build 2:
Design mac_demo, start of the top module:
module mac_demo(input    clk, 
           input    reset, 
           input    ena,
   	   input    signed [16-1 : 0] k,
           input    signed [16-1 : 0] x,   
           output   signed [2 * 16 - 1 : 0] acc_out
          ) ;
           wire     signed [2 * 16 - 1 : 0] p ;
           wire     signed [2 * 16 - 1 : 0] acc_in ;
   multiplier  #(.width(16)) mult_0(.multiplicand(k),
                                          .multiplier(x),
                       			  .product(p)
                			  ) ;
   adder     #(.width(2*16)) add_0(.a(p),
                			 .b(acc_out),
                			 .sum(acc_in)
               				) ;
   accumulator  #(.width(2*16))  acc_0(.clk(clk),
                   			     .reset(reset),
                   			     .ena(ena),
                   			     .acc_in(acc_in),
                   			     .acc_out(acc_out)
                   			) ;
endmodule
clock: 4.78 ns
lec_check: 0
cap_margin: 0
core_aspect_ratio: 1.07
core_margin: 2
core_utilization: 70
cts_cluster_diameter: 361
gpl_routability_driven: 0
gpl_timing_driven: 1
max_routing_layer: met4
setup_slack_margin: -0.46
slew_margin: 35
run.sh (not shown) runs the stock make flow with config.mk's settings and CLKGATE_MAP_FILE=.
In build 2 the implementation completed, yet the final layout does not meet the checks, the culprit being setup timing.
For build 47, these inputs were changed with respect to build 2:
--- a/flow/config.mk
+++ b/flow/config.mk
@@ -8,2 +8,2 @@
-export CAP_MARGIN = 0
-export CORE_ASPECT_RATIO = 1.07
+export CAP_MARGIN = 20
+export CORE_ASPECT_RATIO = 1.01
@@ -11,2 +11,2 @@
-export CORE_UTILIZATION = 70
-export CTS_CLUSTER_DIAMETER = 361
+export CORE_UTILIZATION = 72
+export CTS_CLUSTER_SIZE = 80
@@ -16 +16,2 @@
-export SETUP_SLACK_MARGIN = -0.46
+export PLACE_DENSITY_LB_ADDON = 0.22
+export SETUP_SLACK_MARGIN = -0.19
@@ -17,0 +19 @@
+export TNS_END_PERCENT = 50
==> flow/constraint.sdc <==
create_clock -name core_clock -period 6.73 [get_ports {clk}]
set_input_delay 1.3460 -clock core_clock [delete_from_list [all_inputs] [get_ports {clk}]]
set_output_delay 1.3460 -clock core_clock [all_outputs]
set_load 0.01 [all_outputs]
--- outcome ---
Across build 2 and build 47, no clean finish was achieved. [flow] build 2 | stages: complete | final checks: fail | reason: setup timing. The run with more setup slack is build 47; build 2 has less. Re number of buffers added on ports: no difference whatsoever between build 47 and build 2. Of the two values seen for capture point of the critical path, acc_0.acc_out[26] was produced by build 47 and acc_0.acc_out[31] by build 2. Looking at final area across build 47 and build 2, the one that comes out higher is build 2. Build 2 vs build 47, critical path's slowest cell: sky130_fd_sc_hd__fa_1 vs sky130_fd_sc_hd__fa_2. Met3 layer wire length in the routed design, build 47 and build 2: higher on build 2.
### build 47 -> build 7
--- a/flow/config.mk
+++ b/flow/config.mk
@@ -9 +9 @@
-export CORE_ASPECT_RATIO = 1.01
+export CORE_ASPECT_RATIO = 0.54
@@ -11 +11 @@
-export CORE_UTILIZATION = 72
+export CORE_UTILIZATION = 65
==> flow/constraint.sdc <==
create_clock -name core_clock -period 6.16 [get_ports {clk}]
set_input_delay 1.2320 -clock core_clock [delete_from_list [all_inputs] [get_ports {clk}]]
set_output_delay 1.2320 -clock core_clock [all_outputs]
set_load 0.01 [all_outputs]
The sum of negative setup slack in build 7 sits 8.64 ns below the value recorded for build 47. Build 7 ended with less die span in y than build 47. Compared with build 47, final design area excluding fillers in build 7 increased by a few percent. In build 7 the implementation completed, yet the final layout does not meet the checks, the culprit being setup timing.
The inputs of build 45 differ from those of build 7 as listed below.
--- a/flow/config.mk
+++ b/flow/config.mk
@@ -9 +9 @@
-export CORE_ASPECT_RATIO = 0.54
+export CORE_ASPECT_RATIO = 1.07
@@ -11,2 +11 @@
-export CORE_UTILIZATION = 65
-export CTS_CLUSTER_SIZE = 80
+export CORE_UTILIZATION = 66
@@ -16,2 +14,0 @@
-export PLACE_DENSITY_LB_ADDON = 0.22
-export SETUP_SLACK_MARGIN = -0.19
@@ -19 +15,0 @@
-export TNS_END_PERCENT = 50
--- outcome ---
Build 45 ran in full, but the layout does not pass; the checks complain about setup timing. Reported for build 45 and build 7, fraction of the yosys area taken by sequential cells turned out identical to the last digit. Of build 45 and build 7, the run reporting the lower non-clock buffering overhead in the final layout was build 45. Layout overhead on the synthesized area, build 45 and build 7: larger value in build 45. Between build 7 and build 45, the cell count went down. Summary of the comparison: sum of met3 wire segment lengths after detailed routing is lower in build 45, relative to build 7. Placed instance count, build 45 vs build 7: down slightly. Total track usage: build 45 lower than build 7.
#### Input delta (build 78 over build 45)
--- a/flow/config.mk
+++ b/flow/config.mk
@@ -9 +8,0 @@
-export CORE_ASPECT_RATIO = 1.07
@@ -11,5 +10,2 @@
-export CORE_UTILIZATION = 66
-export GPL_ROUTABILITY_DRIVEN = 0
-export GPL_TIMING_DRIVEN = 1
-export MAX_ROUTING_LAYER = met4
-export SLEW_MARGIN = 35
+export CORE_UTILIZATION = 43
+export SLEW_MARGIN = 20
==> flow/constraint.sdc <==
create_clock -name core_clock -period 4.18 [get_ports {clk}]
set_input_delay 0.8360 -clock core_clock [delete_from_list [all_inputs] [get_ports {clk}]]
set_output_delay 0.8360 -clock core_clock [all_outputs]
set_load 0.01 [all_outputs]
[build 78] flow finished | final checks: failed | reasons: setup timing. Summary of build 78 over build 45: wire length on met1 higher; worst-case setup slack after placement -1.40 ns; relative max-transition margin went up by 18 points; sequential share of cell area shrank by 0.22 points; worst-case setup margin in the final layout went down by 1.55 ns. When build 78 is set beside build 45, its non-clock buffer share of cell area turns out to be 2.3 points larger.
